==> flow/design.v <==
module ALU (A, B, ALU_Sel, ALU_Out, Carryout, Overflow);
parameter ADD  = 0;
parameter SUB  = 1;
parameter MUL_HIGH = 2;
parameter MUL_LOW = 3;
input [31:0] A;
input [31:0] B;
input [3:0] ALU_Sel;
output [31:0] ALU_Out;
output Carryout;
output Overflow;
reg[31:0] ALU_32Result;
reg[63:0] ALU_64Result;
always @(*)
begin
    ALU_32Result = 32'h00000000;
    ALU_64Result = 64'h0000000000000000;
    case(ALU_Sel)
        ADD:        ALU_32Result = A + B;
        SUB:        ALU_32Result = A - B;
        MUL_HIGH:	ALU_64Result = A * B;
        MUL_LOW:	ALU_64Result = A * B;
        default:
        begin
            ALU_32Result = 32'h00000000;
            ALU_64Result = 64'h0000000000000000;
        end
    endcase
end
assign ALU_Out = (ALU_Sel == MUL_LOW)? ALU_64Result[31:0]: (ALU_Sel == MUL_HIGH)? ALU_64Result[63:32]:ALU_32Result[31:0];
assign Carryout = 1'b0;
assign Overflow = 1'b0;
endmodule
module alu_top (
    input             clk,
    input      [31:0] A,
    input      [31:0] B,
    input      [3:0]  ALU_Sel,
    output reg [31:0] ALU_Out,
    output reg        Carryout,
    output reg        Overflow
);
reg [31:0] a_q, b_q;
reg [3:0]  sel_q;
wire [31:0] out_d;
wire        carry_d, ovf_d;
ALU u_alu (
    .A(a_q), .B(b_q), .ALU_Sel(sel_q),
    .ALU_Out(out_d), .Carryout(carry_d), .Overflow(ovf_d)
);
always @(posedge clk) begin
    a_q      <= A;
    b_q      <= B;
    sel_q    <= ALU_Sel;
    ALU_Out  <= out_d;
    Carryout <= carry_d;
    Overflow <= ovf_d;
end
endmodule
clock: 6.73 ns
lec_check: 0
cap_margin: 20
core_margin: 2
core_utilization: 72
cts_cluster_size: 50
place_density: 0.64
setup_slack_margin: 1.99
slew_margin: 20
run.sh (not shown) runs the stock make flow with config.mk's settings and CLKGATE_MAP_FILE=.
The first run ran to the end with violations: setup timing.
Change:
--- a/flow/config.mk
+++ b/flow/config.mk
@@ -8,7 +8,5 @@
 export CAP_MARGIN = 20
 export CORE_MARGIN = 2
-export CORE_UTILIZATION = 72
-export CTS_CLUSTER_SIZE = 50
-export PLACE_DENSITY = 0.64
-export SETUP_SLACK_MARGIN = 1.99
+export CORE_UTILIZATION = 68
+export CTS_CLUSTER_SIZE = 100
 export SLEW_MARGIN = 20
==> flow/constraint.sdc (replaced) <==
create_clock -name core_clock -period 6.12 [get_ports {clk}]
set_input_delay 1.2240 -clock core_clock [delete_from_list [all_inputs] [get_ports {clk}]]
set_output_delay 1.2240 -clock core_clock [all_outputs]
set_load 0.01 [all_outputs]
The new run ran to the end with violations: setup timing; final cell count increases by 1.7%; wire length decreases by 2.4%; global-route usage decreases by 1.3 points; final area increases by 0.61%; fmax increases by 1.7%; clock skew decreases by 0.0039 ns; setup slack gets worse by 0.48 ns; sequential share of layout area is about the same.
Change:
--- a/flow/config.mk
+++ b/flow/config.mk
@@ -7,6 +7,8 @@
 export LEC_CHECK = 0
 export CAP_MARGIN = 20
+export CORE_ASPECT_RATIO = 0.5
 export CORE_MARGIN = 2
-export CORE_UTILIZATION = 68
+export CORE_UTILIZATION = 72
+export CTS_CLUSTER_DIAMETER = 323
 export CTS_CLUSTER_SIZE = 100
 export SLEW_MARGIN = 20
What happened: Now the flow stopped in global routing (5_1_grt) (ODB-0269); synthesized cell count stays the same; synthesized area is unchanged; die size went down by 5.3%.
Change:
--- a/flow/config.mk
+++ b/flow/config.mk
@@ -7,8 +7,8 @@
 export LEC_CHECK = 0
 export CAP_MARGIN = 20
-export CORE_ASPECT_RATIO = 0.5
 export CORE_MARGIN = 2
 export CORE_UTILIZATION = 72
-export CTS_CLUSTER_DIAMETER = 323
+export CTS_CLUSTER_DIAMETER = 308
 export CTS_CLUSTER_SIZE = 100
 export SLEW_MARGIN = 20
+export TNS_END_PERCENT = 5
This time the run ran to the end with violations: setup timing.
Synthesized cell count stays the same.
Synthesized area stays the same.
Die size stays flat.
Change:
--- a/flow/config.mk
+++ b/flow/config.mk
@@ -6,4 +6,5 @@
 export NUM_CORES = 4
 export LEC_CHECK = 0
+export ABC_AREA = 1
 export CAP_MARGIN = 20
 export CORE_MARGIN = 2
@@ -11,4 +12,5 @@
 export CTS_CLUSTER_DIAMETER = 308
 export CTS_CLUSTER_SIZE = 100
+export PLACE_DENSITY = 0.38
 export SLEW_MARGIN = 20
 export TNS_END_PERCENT = 5
==> flow/constraint.sdc (replaced) <==
create_clock -name core_clock -period 4.79 [get_ports {clk}]
set_input_delay 0.9580 -clock core_clock [delete_from_list [all_inputs] [get_ports {clk}]]
set_output_delay 0.9580 -clock core_clock [all_outputs]
set_load 0.01 [all_outputs]
What happened:
- The new run aborted during global routing (5_1_grt)
- area after synthesis goes up by 8.0%
- die size goes up by 7.9%
- synthesized cell count goes up by 35%
Change:
==> flow/config.mk (replaced) <==
export PLATFORM = sky130hd
export DESIGN_NAME = alu_top
export DESIGN_NICKNAME = alu_top
export VERILOG_FILES = /design/flow/design.v
export SDC_FILE = /design/flow/constraint.sdc
export NUM_CORES = 4
export LEC_CHECK = 0
export CAP_MARGIN = 20
export CORE_MARGIN = 2
export CORE_UTILIZATION = 72
export CTS_CLUSTER_SIZE = 53
export HOLD_SLACK_MARGIN = -0.1
export PLACE_DENSITY = 0.64
export SLEW_MARGIN = 20
==> flow/constraint.sdc (replaced) <==
create_clock -name core_clock -period 6.23 [get_ports {clk}]
set_input_delay 1.2460 -clock core_clock [delete_from_list [all_inputs] [get_ports {clk}]]
set_output_delay 1.2460 -clock core_clock [all_outputs]
set_load 0.01 [all_outputs]
Effect:
- The changed run completed, yet does not pass: setup timing
- synthesized area drops by a little under a tenth
- die area drops by a little under a tenth
- synthesized cell count drops by a quarter to a third


Setup of v47:
Starts from the design.v that is shown in full above.
export LEC_CHECK = 0
export ABC_AREA = 1
export CAP_MARGIN = 25
export CELL_PAD_IN_SITES_DETAIL_PLACEMENT = 2
export CORE_MARGIN = 2
export CORE_UTILIZATION = 40
export CTS_CLUSTER_SIZE = 27
export GPL_ROUTABILITY_DRIVEN = 0
export MAX_ROUTING_LAYER = met4
export PLACE_DENSITY = 0.74
export SETUP_SLACK_MARGIN = 0.33
export SLEW_MARGIN = 20
create_clock -name core_clock -period 9.0 [get_ports {clk}]
v47 did not finish; the tool stopped in detailed placement (3_5_place_dp) with error DPL-0033.
The following lists how v50 was set up differently from v47:
# v47
export LEC_CHECK = 0
export ABC_AREA = 1
export CAP_MARGIN = 25
export CELL_PAD_IN_SITES_DETAIL_PLACEMENT = 2
export CORE_MARGIN = 2
export CORE_UTILIZATION = 40
export CTS_CLUSTER_SIZE = 27
export GPL_ROUTABILITY_DRIVEN = 0
export MAX_ROUTING_LAYER = met4
export PLACE_DENSITY = 0.74
export SETUP_SLACK_MARGIN = 0.33
export SLEW_MARGIN = 20
create_clock -name core_clock -period 9.0 [get_ports {clk}]
# v50
export LEC_CHECK = 0
export CAP_MARGIN = 20
export CORE_MARGIN = 2
export CORE_UTILIZATION = 40
export CTS_CLUSTER_SIZE = 27
export GPL_ROUTABILITY_DRIVEN = 0
export HOLD_SLACK_MARGIN = 0.06
export MAX_ROUTING_LAYER = met4
export PLACE_DENSITY = 0.74
export SLEW_MARGIN = 20
create_clock -name core_clock -period 9.0 [get_ports {clk}]
--- outcome ---
In summary, v50 completed successfully, with a layout that passed the timing, design-rule and antenna checks. Against v47, v50 reports a area after synthesis that is lower. v50: xor and xnor fraction of the mapped netlist area is 1.6 points higher than what v47 reported. Diff v47 -> v50: yosys-reported design area after synthesis went down, core utilization at floorplan went down. [v50] count of instantiated cells in the yosys netlist fell 26% relative to v47. Per the comparison of v50 with v47, die width has decreased; count of flip-flops with a built-in enable after synthesis has remained practically unchanged; synthesized cell count has decreased. [v50] sequential area share after synthesis rose 0.39 points relative to v47.
Here is what was changed in the inputs of v17 compared with v50.
# v50
export LEC_CHECK = 0
export CAP_MARGIN = 20
export CORE_MARGIN = 2
export CORE_UTILIZATION = 40
export CTS_CLUSTER_SIZE = 27
export GPL_ROUTABILITY_DRIVEN = 0
export HOLD_SLACK_MARGIN = 0.06
export MAX_ROUTING_LAYER = met4
export PLACE_DENSITY = 0.74
export SLEW_MARGIN = 20
create_clock -name core_clock -period 9.0 [get_ports {clk}]
# v17
export LEC_CHECK = 0
export CAP_MARGIN = 20
export CORE_ASPECT_RATIO = 1.06
export CORE_MARGIN = 8
export CORE_UTILIZATION = 69
export CTS_CLUSTER_DIAMETER = 284
export CTS_CLUSTER_SIZE = 18
export HOLD_SLACK_MARGIN = 0.26
export PLACE_DENSITY = 0.35
export SLEW_MARGIN = 20
export TNS_END_PERCENT = 40
create_clock -name core_clock -period 9.0 [get_ports {clk}]
==> results <==
- All of v17 and v50 finish clean.
- Changes observed in v17 relative to v50: count of cells along the worst register-to-register path moved down; met3 layer wire length in the routed design moved down; minimum clock period after layout moved down.
- Cmp v17 and v50 / design area / higher: v50
- Taking v50 as the reference, in v17 area used by multi-input combinational logic was more or less identical; non-clock buffer count went up by 4; max-slew headroom at the worst pin went down by 6.1 points; final critical-path share of the clock period went down by 0.50 points.
- On number of cells on the critical path, the higher figure sits with v50, not v17.
> inputs changed (v17 -> v35)
# v17
export LEC_CHECK = 0
export CAP_MARGIN = 20
export CORE_ASPECT_RATIO = 1.06
export CORE_MARGIN = 8
export CORE_UTILIZATION = 69
export CTS_CLUSTER_DIAMETER = 284
export CTS_CLUSTER_SIZE = 18
export HOLD_SLACK_MARGIN = 0.26
export PLACE_DENSITY = 0.35
export SLEW_MARGIN = 20
export TNS_END_PERCENT = 40
create_clock -name core_clock -period 9.0 [get_ports {clk}]
# v35
export LEC_CHECK = 0
export CAP_MARGIN = 20
export CORE_MARGIN = 2
export CORE_UTILIZATION = 72
export PLACE_DENSITY = 0.65
export SLEW_MARGIN = 20
create_clock -name core_clock -period 6.23 [get_ports {clk}]
Findings:
- Status v35: flow complete, layout not clean - negative setup slack
- Changes observed in v35 relative to v17: final instance area has increased, data arrival at the endpoint of the critical path has decreased, first-iteration DRC count has increased.
- From v17 to v35 the numbers moved as follows: met2 demand-to-capacity share in global routing rose by 14 points.
- Between v35 and v17, it is v35 whose smallest hold slack is higher, by 0.11 ns.
diff inputs: v35 => v11
# v35
export LEC_CHECK = 0
export CAP_MARGIN = 20
export CORE_MARGIN = 2
export CORE_UTILIZATION = 72
export PLACE_DENSITY = 0.65
export SLEW_MARGIN = 20
create_clock -name core_clock -period 6.23 [get_ports {clk}]
# v11
export LEC_CHECK = 0
export CAP_MARGIN = 20
export CORE_MARGIN = 2
export CORE_UTILIZATION = 40
export SLEW_MARGIN = 20
create_clock -name core_clock -period 9.0 [get_ports {clk}]
--- outcome ---
- v11 finished every step from synthesis to the final layout, and the layout passed the timing, design-rule and antenna checks.
- Compared with v35, v11 shows half-perimeter wire length of the detailed placement result lower by 8.8 mm.
- Of v35 and v11, the lower maximum frequency belongs to v11.
- Max-slew headroom at the worst pin delta (v11 − v35): unfavourable
- Total length of routed wires (v35 / v11): 1.2
- Per the comparison of v11 with v35, area growth from synthesis to layout lower, global-route wire length before repair lower.
The following lists how v18 was set up differently from v11:
# v11
export LEC_CHECK = 0
export CAP_MARGIN = 20
export CORE_MARGIN = 2
export CORE_UTILIZATION = 40
export SLEW_MARGIN = 20
create_clock -name core_clock -period 9.0 [get_ports {clk}]
# v18
export LEC_CHECK = 0
export CAP_MARGIN = 20
export CORE_ASPECT_RATIO = 1.06
export CORE_MARGIN = 2
export CORE_UTILIZATION = 40
export CTS_CLUSTER_DIAMETER = 284
export CTS_CLUSTER_SIZE = 18
export HOLD_SLACK_MARGIN = 0.26
export SLEW_MARGIN = 20
export TNS_END_PERCENT = 40
create_clock -name core_clock -period 9.0 [get_ports {clk}]
v18 reached the final stage; the timing, design-rule and antenna checks on its layout passed. Going from v11 to v18, final worst setup slack has decreased; minimum period implied by the final worst setup slack picked up an extra 0.11 ns. v18: final hold slack 0.021 ns below v11. v11 ended up with more cell instances than v18 did. As far as setup-violating endpoint count in the final report goes, v18 and v11 are indistinguishable; the numbers are identical. In v18, last weighted congestion value of the routability-driven placer is higher than in v11. In v18 the initial antenna violation count turned out 1 lower than in v11.
